Setup of JK:
// mult16_top
module mult16_top (
  input         clk,
  input  [15:0] a,
  input  [15:0] b,
  output [31:0] p
);
For scale: ~64 flip-flops, about 0.0077 mm² of cells after synthesis.
clock: 15.0 ns
lec_check: 0
cap_margin: 20
core_margin: 2
core_utilization: 40
cts_cluster_size: 100
slew_margin: 20
tns_end_percent: 20
run.sh (not shown) runs the stock make flow with config.mk's settings and CLKGATE_MAP_FILE=.
Every stage of the flow completed for JK, and the final layout passed the timing, design-rule and antenna checks.
--- input diff JK..MS ---
-- flow/config.mk --
<<< JK, line 8
export CAP_MARGIN = 20
export CORE_MARGIN = 2
export CORE_UTILIZATION = 40
export CTS_CLUSTER_SIZE = 100
export SLEW_MARGIN = 20
export TNS_END_PERCENT = 20
>>> MS, line 8
export CAP_MARGIN = 20
export CORE_ASPECT_RATIO = 0.5
export CORE_MARGIN = 2
export CORE_UTILIZATION = 63
export SETUP_SLACK_MARGIN = -1.43
export SLEW_MARGIN = 20
export TNS_END_PERCENT = 10
==> results <==
- Every stage of the flow completed for MS, and the final layout passed the timing, design-rule and antenna checks.
- Diff JK..MS | final sequential cell count | negligible
- Going from JK to MS, sequential share of layout area grows by 0.19 points.
- [compare] base=JK new=MS: area added between synthesis and finish now sits lower, transition time at the pin with the least slew margin has increased, final-layout clock-cell area share moved up, data-path buffer share of cell area in the final layout level.
- MS vs. JK: signal arrival time at the worst endpoint held; via count now larger; sum of met2 wire segment lengths after detailed routing decreased by 9.7% relative to the old numbers; post-route cell area now smaller.
Changes in AL relative to MS:
-- flow/config.mk --
<<< MS, line 8
export CAP_MARGIN = 20
export CORE_ASPECT_RATIO = 0.5
export CORE_MARGIN = 2
export CORE_UTILIZATION = 63
export SETUP_SLACK_MARGIN = -1.43
export SLEW_MARGIN = 20
export TNS_END_PERCENT = 10
>>> AL, line 8
export CAP_MARGIN = 20
export CORE_ASPECT_RATIO = 0.85
export CORE_MARGIN = 2
export CORE_UTILIZATION = 40
export GPL_TIMING_DRIVEN = 0
export SLEW_MARGIN = 20
Average footprint of a synthesized cell: MS vs AL identical. Area fraction of clock buffers and clock inverters essentially unchanged between AL and MS. Setup slack: AL more than MS. Sum of met3 wire segment lengths after detailed routing in AL vs MS: up 12%. From AL to MS, footprint of the multi-input gates did not move at all. Delta (AL minus MS): largest fanout of any net on the critical path now smaller, clock buffer count in the final layout now smaller.

mult16_top again, from the RTL that the note above started with.
Settings: LEC_CHECK=0, ABC_AREA=1, CAP_MARGIN=5, CORE_ASPECT_RATIO=0.5, CORE_MARGIN=2, CORE_UTILIZATION=58, CTS_CLUSTER_DIAMETER=328, CTS_CLUSTER_SIZE=98, PLACE_DENSITY=0.42, SLEW_MARGIN=20, TNS_END_PERCENT=5; clock period 15.0 ns.
==> next run, changes <==
==> flow/config.mk (replaced) <==
export PLATFORM = sky130hd
export DESIGN_NAME = mult16_top
export DESIGN_NICKNAME = mult16_top
export VERILOG_FILES = /design/flow/design.v
export SDC_FILE = /design/flow/constraint.sdc
export NUM_CORES = 4
export LEC_CHECK = 0
export CAP_MARGIN = 20
export CORE_ASPECT_RATIO = 0.5
export CORE_MARGIN = 2
export CORE_UTILIZATION = 40
export SETUP_SLACK_MARGIN = -1.43
export SLEW_MARGIN = 20
The new run produced a clean layout.
Fmax decreases by 0.46%.
Worst setup slack is worse by 0.064 ns.
Critical path depth is lower by 1.
Global-route usage drops by 4.7 points.
Clock-buffer cell count is lower by 1.
Wire length increases by 4.3%.
Design area is higher by 0.50%.
Via count went down by 1.3%.
==> next run, changes <==
--- a/flow/config.mk
+++ b/flow/config.mk
@@ -8,6 +8,6 @@
 export CAP_MARGIN = 20
-export CORE_ASPECT_RATIO = 0.5
 export CORE_MARGIN = 2
-export CORE_UTILIZATION = 40
-export SETUP_SLACK_MARGIN = -1.43
+export CORE_UTILIZATION = 50
+export MAX_ROUTING_LAYER = met4
+export PLACE_DENSITY_LB_ADDON = 0.26
 export SLEW_MARGIN = 20
Via count went up by 0.52%.
Global-route usage went up by 2.9 points.
Core utilization went up by 10 points.
Die size went down by 20%.
Cell count went down by 7.2%.
Routed wire length went down by 5.1%.

mult16_top again, from the RTL that the note above started with.
Settings: LEC_CHECK=0, CAP_MARGIN=40, CELL_PAD_IN_SITES_DETAIL_PLACEMENT=2, CELL_PAD_IN_SITES_GLOBAL_PLACEMENT=3, CORE_ASPECT_RATIO=0.72, CORE_MARGIN=2, CORE_UTILIZATION=30, GPL_ROUTABILITY_DRIVEN=0, MAX_ROUTING_LAYER=met4, MIN_ROUTING_LAYER=met2, PLACE_DENSITY_LB_ADDON=0.26, SETUP_SLACK_MARGIN=4.21, SLEW_MARGIN=20, TNS_END_PERCENT=35; clock period 15.0 ns.
The baseline finished with timing, DRC and antenna clean.
Rerun with:
Settings changed: ABC_AREA set to 1, CAP_MARGIN 40 to 20, CELL_PAD_IN_SITES_DETAIL_PLACEMENT 2 to not set, CORE_ASPECT_RATIO 0.72 to 0.85, CORE_UTILIZATION 30 to 40, CTS_CLUSTER_DIAMETER set to 54, GPL_ROUTABILITY_DRIVEN 0 to not set, GPL_TIMING_DRIVEN set to 0, MAX_ROUTING_LAYER met4 to not set, MIN_ROUTING_LAYER met2 to not set, PLACE_DENSITY_LB_ADDON 0.26 to not set, SETUP_SLACK_MARGIN 4.21 to not set, TNS_END_PERCENT 35 to not set.
After rerunning: Design area rose by 4.5%. Sequential share of layout area goes down by 1.0 points. Hold slack degrades by 230 ps. Global-route usage is lower by 3.3 points. Worst setup slack loses 1500 ps. Die area decreases by 21%. Register-to-register slack loses 1500 ps.
Rerun with:
Settings changed: ABC_AREA 1 to not set, CELL_PAD_IN_SITES_GLOBAL_PLACEMENT 3 to not set, CORE_ASPECT_RATIO 0.85 to not set, CTS_CLUSTER_DIAMETER 54 to not set, CTS_CLUSTER_SIZE set to 100, GPL_TIMING_DRIVEN 0 to not set, TNS_END_PERCENT set to 10.
Result:
- die area falls by 3.9%
- area after synthesis decreases by 3.9%
- global-route usage shrinks by 2.1 points
- synthesized cell count went down by 8.0%
- critical path depth went down by 3
- hold slack improves by 140 ps
- routed wire length drops by 19%
Rerun with:
Settings changed: CTS_CLUSTER_SIZE 100 to not set, TNS_END_PERCENT 10 to not set.
Result: The changed run went through all stages and came out clean; sequential cell count is unchanged; synthesized area stays the same; worst setup slack is unchanged; wire length stays the same; non-clock buffer count does not change; die size does not change; cell area is unchanged.
Rerun with:
Settings changed: CORE_ASPECT_RATIO set to 0.5, CORE_MARGIN 2 to 9, SETUP_SLACK_MARGIN set to -1.43, TNS_END_PERCENT set to 5.
After rerunning: Die size increases by 22%; cell count stays flat; count of clock-buffer cells in the layout decreases by 2; hold slack got worse by 30 ps; worst setup slack got worse by 44 ps; non-clock buffer count increases by 1; design area decreases by about 0.54%; register-to-register slack got worse by 40 ps; synthesized cell count is unchanged.
Rerun with:
Settings changed: ABC_AREA set to 1, CAP_MARGIN 20 to 5, CORE_ASPECT_RATIO 0.5 to not set, CORE_MARGIN 9 to 2, CORE_UTILIZATION 40 to 58, CTS_CLUSTER_DIAMETER set to 328, CTS_CLUSTER_SIZE set to 98, PLACE_DENSITY set to 0.42, SETUP_SLACK_MARGIN -1.43 to not set, TNS_END_PERCENT 5 to not set.
Global-route usage is higher by 7.2 points.
Clock skew fell by 5.4 ps.
Final area goes down slightly.
Sequential cell count is unchanged.
Wire length went down by roughly a tenth.
Die area came out lower by well over a third.

## job 4210
mult16_top again, from the RTL that the note above started with.
make LEC_CHECK=0 ABC_AREA=1 CAP_MARGIN=40 CELL_PAD_IN_SITES_DETAIL_PLACEMENT=0 CELL_PAD_IN_SITES_GLOBAL_PLACEMENT=2 CORE_ASPECT_RATIO=1.44 CORE_MARGIN=3 CORE_UTILIZATION=59 GPL_ROUTABILITY_DRIVEN=0 HOLD_SLACK_MARGIN=0.13 MAX_ROUTING_LAYER=met5 SLEW_MARGIN=5 finish   # period 7.91 ns
Job 4210 ran in full, but the layout does not pass; the checks complain about setup timing.
Inputs modified between job 4210 and job 7286:
- MIN_ROUTING_LAYER: unset -> met2
- GPL_TIMING_DRIVEN: unset -> 0
- SLEW_MARGIN: 5 -> 20
- PLACE_DENSITY: unset -> 0.8
- GPL_ROUTABILITY_DRIVEN: 0 -> 1
[summary]
Job 7286 is listed as incomplete: the tool reported an error in global placement (3_3_place_gp) and the run ended there.
Re height of the die: no difference whatsoever between job 4210 and job 7286.
[compare] base=job 4210 new=job 7286: area of the core region held, die width held steady.
Re mean instance size in the synthesized netlist: no difference whatsoever between job 4210 and job 7286.
As far as synthesized cell count goes, job 4210 and job 7286 are indistinguishable; the numbers are identical.
Between job 4210 and job 7286, the difference in floorplan net count is negligible.
From job 4210 to job 7286 the numbers moved as follows: yosys stat chip area shows no meaningful change, synthesized area held.
Between job 7286 and job 4210, the adder-cell share of the synthesized area figures differ only marginally.
Job 7286 -> job 4210: number of enable flip-flop cells delta 0, exact match
On area enclosed by the die boundary, job 4210 and job 7286 are neck and neck.
### job 7286 -> job 3474
- PLACE_DENSITY removed (was 0.8)
- CORE_MARGIN changed from 3 to 2
- CAP_MARGIN changed from 40 to 20
- CORE_UTILIZATION changed from 59 to 68
- GPL_ROUTABILITY_DRIVEN removed (was 1)
- CELL_PAD_IN_SITES_DETAIL_PLACEMENT removed (was 0)
- HOLD_SLACK_MARGIN removed (was 0.13)
- CORE_ASPECT_RATIO removed (was 1.44)
- GPL_TIMING_DRIVEN removed (was 0)
- MAX_ROUTING_LAYER removed (was met5)
- MIN_ROUTING_LAYER removed (was met2)
- CELL_PAD_IN_SITES_GLOBAL_PLACEMENT removed (was 2)
- the clock period (ns, I/O delays scaled along) changed from 7.91 to 21.7
- Across job 7286 and job 3474, a clean result was obtained everywhere but in job 7286.
- Job 7286 -> job 3474: per-instance average area after synthesis delta 0, exact match
- Part of the Yosys area used for sequential elements: job 7286 vs job 3474 identical
- Pre-placement core utilization: job 3474 higher than job 7286
- Job 3474 — row count about 22% lower, job 7286 as reference
- The adder-cell area share of the yosys netlist of job 7286 and that of job 3474 are within noise of each other.
- Area after synthesis essentially unchanged between job 3474 and job 7286.
- For synthesized cell count, job 3474 and job 7286 come out practically identical.
- Compared with job 7286, job 3474 shows area of the chip lower by 16%.
Relative to job 3474, the following input files were edited for job 8330:
- clearing ABC_AREA, which used to be 1
- swapping 68 for 40 in CORE_UTILIZATION
- swapping 21.7 for 14.2 in the clock period (ns, I/O delays scaled along)
==> results <==
- Diff job 3474 -> job 8330 | maximum frequency | up by a few percent
- Between job 3474 and job 8330, area fraction in full adders, half adders and majority gates increased.
- Smallest setup slack after layout: job 8330 vs job 3474 down 7.05 ns
- Compared job 8330 vs job 3474, and total placed instance area is up in job 8330.

Starting RTL as in the previous note.
Settings: LEC_CHECK=0, CAP_MARGIN=20, CORE_MARGIN=2, CORE_UTILIZATION=72, CTS_CLUSTER_DIAMETER=187, PLACE_DENSITY_LB_ADDON=0.14, SETUP_SLACK_MARGIN=3.43, SLEW_MARGIN=20; clock period 12.0 ns.
The starting point completed, yet does not pass: negative setup slack.
Edit:
Settings changed: CTS_CLUSTER_DIAMETER 187 to default, CTS_CLUSTER_SIZE from default to 32, PLACE_DENSITY_LB_ADDON 0.14 to 0.0, SETUP_SLACK_MARGIN 3.43 to 1.5.
After rerunning:
- The changed run reached the layout checks and failed them: negative setup slack
- design area decreases by 0.36%
- area after synthesis stays the same
- via count went down by 2.4%
- setup slack gets worse by 21 ps
- routed wire length drops by 6.3%
- count of clock-buffer cells in the layout drops by 3
- utilization fell by 0.30 points
- global-route usage came out lower by 1.5 points
- final cell count stays the same
- register-to-register slack got worse by 20 ps
Edit:
Settings changed: ABC_AREA from default to 0, CAP_MARGIN 20 to 40, CELL_PAD_IN_SITES_DETAIL_PLACEMENT from default to 0, CORE_ASPECT_RATIO from default to 0.71, CTS_CLUSTER_SIZE 32 to default, MAX_ROUTING_LAYER from default to met5, PLACE_DENSITY from default to 0.64, PLACE_DENSITY_LB_ADDON 0.0 to default, SETUP_SLACK_MARGIN 1.5 to default.
The changed run produced a layout that fails on negative setup slack.
Worst hold slack gains 98 ps.
Sequential cell count stays the same.
Cell count came out lower by 0.57%.
Synthesized area does not change.
Clock-buffer cell count came out higher by 1.
Cell area came out higher by about 2.1%.
Edit:
Settings changed: CTS_CLUSTER_SIZE from default to 93, HOLD_SLACK_MARGIN from default to -0.08, SETUP_SLACK_MARGIN from default to 0.96.
Clock period 12.0 ns to 12.1 ns, I/O delays scaled along.
=> The new run completed, yet does not pass: negative setup slack; die area is unchanged; synthesized area does not change; core utilization falls by 0.80 points; via count falls by 2.0%.
Edit:
Settings changed: ABC_AREA 0 to default, CAP_MARGIN 40 to 20, CELL_PAD_IN_SITES_DETAIL_PLACEMENT 0 to default, CORE_ASPECT_RATIO 0.71 to default, CTS_CLUSTER_SIZE 93 to default, HOLD_SLACK_MARGIN -0.08 to default, MAX_ROUTING_LAYER met5 to default, PLACE_DENSITY 0.64 to 0.68, SETUP_SLACK_MARGIN 0.96 to default.
Clock period 12.1 ns to 12.0 ns, I/O delays scaled along.
Outcome: The new run completed, yet does not pass: negative setup slack; core utilization drops by 1.9 points; fmax drops slightly; die size stays flat; setup slack loses 140 ps.
Edit:
Settings changed: CAP_MARGIN 20 to 40, CORE_ASPECT_RATIO from default to 0.72, PLACE_DENSITY 0.68 to default.
Result: The changed run finished with negative setup slack left; design area grows by 2.0%; worst setup slack is better by 11 ps; synthesized cell count stays the same; via count came out higher by 2.3%; first-iteration DRC count grows by 69%; routed wire length climbs by 9.1%; utilization hardly moves.

Starting RTL as in the previous note.
Settings: LEC_CHECK=0, ABC_AREA=0, CAP_MARGIN=20, CORE_MARGIN=2, CORE_UTILIZATION=72, CTS_CLUSTER_SIZE=98, SETUP_SLACK_MARGIN=2.18, SLEW_MARGIN=20, TNS_END_PERCENT=40; clock period 7.94 ns.
The first run completed and failed the layout checks on setup timing.
Next try:
ABC_AREA = 1   (was 0)
CTS_CLUSTER_SIZE = not set   (was 98)
PLACE_DENSITY_LB_ADDON = 0.14   (was not set)
SETUP_SLACK_MARGIN = not set   (was 2.18)
TNS_END_PERCENT = not set   (was 40)
clock period = 9.28 ns   (was 7.94 ns; I/O delays follow)
After rerunning: The new run finished but failed the layout checks on setup timing. Global-route usage decreases by 0.68 points. Via count went up by 3.5%. Design area climbs by 0.77%. Die size increases by 4.0%. Setup slack improved by 1.4 ns. Final cell count goes up by about 5%. Clock skew stays flat.
Next try:
ABC_AREA = not set   (was 1)
CORE_UTILIZATION = 58   (was 72)
PLACE_DENSITY_LB_ADDON = not set   (was 0.14)
clock period = 7.9 ns   (was 9.28 ns; I/O delays follow)
The changed run produced a layout that fails on setup timing; synthesized area shrinks by a few percent; non-clock buffer count shrinks by 3; wire length shrinks by about a fifth; maximum frequency grows slightly; via count shrinks by a few percent; worst setup slack is worse by 1.3 ns; cell count shrinks slightly; final area shrinks slightly.
Next try:
ABC_AREA = 1   (was not set)
CORE_UTILIZATION = 68   (was 58)
CTS_CLUSTER_SIZE = 98   (was not set)
clock period = 10.1 ns   (was 7.9 ns; I/O delays follow)
The new run completed and failed the layout checks on setup timing.
Synthesized area is higher by about 4%.
Routed wire length is higher by about 12%.
Cell area is higher by about 0.8%.
Clock skew stays flat.
Critical path depth is higher by 1.

== v30 ==
Starting RTL as in the previous note.
clock: 11.4 ns
lec_check: 0
cap_margin: 35
core_margin: 2
core_utilization: 72
cts_cluster_diameter: 103
place_density_lb_addon: 0.3
setup_slack_margin: 1.71
slew_margin: 20
v30: complete, dirty (negative setup slack)
The following lists how v52 was set up differently from v30:
diff --git a/flow/config.mk b/flow/config.mk
--- a/flow/config.mk
+++ b/flow/config.mk
@@ -7,8 +7,7 @@
 export LEC_CHECK = 0
-export CAP_MARGIN = 35
+export ABC_AREA = 1
+export CAP_MARGIN = 20
 export CORE_MARGIN = 2
 export CORE_UTILIZATION = 72
-export CTS_CLUSTER_DIAMETER = 103
-export PLACE_DENSITY_LB_ADDON = 0.3
-export SETUP_SLACK_MARGIN = 1.71
+export SETUP_SLACK_MARGIN = 1.19
 export SLEW_MARGIN = 20
==> flow/constraint.sdc <==
create_clock -name core_clock -period 6.15 [get_ports {clk}]
set_input_delay 1.2300 -clock core_clock [delete_from_list [all_inputs] [get_ports {clk}]]
set_output_delay 1.2300 -clock core_clock [all_outputs]
set_load 0.01 [all_outputs]
==> comparison <==
Final checks on v52, whose flow otherwise completed, came back failing, citing negative setup slack. Slew at the pin closest to its max-slew limit in v52 is 0.29 ns lower than in v30. Summary — minimum clock period, v52 relative to v30: lower, by 0.076 ns. Relative to v30, the total number of tap cells measured on v52 has increased by a few percent. Routed wire in v52 totals less than in v30. Re final period utilization: v52 and v30 aren't equal, and the higher value belongs to v52. Diff v30 -> v52 | netlist area before placement | up by a few percent.
Modified inputs, v12 compared to v52
diff --git a/flow/config.mk b/flow/config.mk
--- a/flow/config.mk
+++ b/flow/config.mk
@@ -7,7 +7,5 @@
 export LEC_CHECK = 0
-export ABC_AREA = 1
 export CAP_MARGIN = 20
 export CORE_MARGIN = 2
-export CORE_UTILIZATION = 72
-export SETUP_SLACK_MARGIN = 1.19
+export CORE_UTILIZATION = 66
 export SLEW_MARGIN = 20
==> flow/constraint.sdc <==
create_clock -name core_clock -period 12.2 [get_ports {clk}]
set_input_delay 2.4400 -clock core_clock [delete_from_list [all_inputs] [get_ports {clk}]]
set_output_delay 2.4400 -clock core_clock [all_outputs]
set_load 0.01 [all_outputs]
==> comparison <==
First-pass iteration count of the detailed router delta for v12 relative to v52: 1 lower. In v52 the implementation completed, yet the final layout does not meet the checks, the culprit being negative setup slack. No crash in v12: every stage finished, but the layout fails its final checks due to negative setup slack. Changes observed in v12 relative to v52: sequential cell area in the final layout has decreased; synthesized cell count fell by 8.0%. The critical path startpoint comes out b_r[1] in one run and a_r[14] in the other, namely in v52 and v12 respectively.
For v18, these inputs were changed with respect to v12:
diff --git a/flow/config.mk b/flow/config.mk
--- a/flow/config.mk
+++ b/flow/config.mk
@@ -9,3 +9,4 @@
 export CORE_MARGIN = 2
-export CORE_UTILIZATION = 66
+export CORE_UTILIZATION = 72
+export PLACE_DENSITY = 0.67
 export SLEW_MARGIN = 20
==> flow/constraint.sdc <==
create_clock -name core_clock -period 12.1 [get_ports {clk}]
set_input_delay 2.4200 -clock core_clock [delete_from_list [all_inputs] [get_ports {clk}]]
set_output_delay 2.4200 -clock core_clock [all_outputs]
set_load 0.01 [all_outputs]
Notes after the runs:
- When the final numbers for v18 and v12 were put side by side, the data arrival at the endpoint of the critical path turned out to be greater in v18.
- Between v18 and v12, flop share of the area is lower for v12, v18 comes in above that.
- Maximum fanout count along the critical path: v18 < v12
- From v12 to v18 the numbers moved as follows: core utilization at floorplan saw an increase; non-clock buffer count climbed about 1.1%; combinational gate area -about 0.45%.
- v18 finished every stage; the final checks, however, were not passed, the failures being negative setup slack.
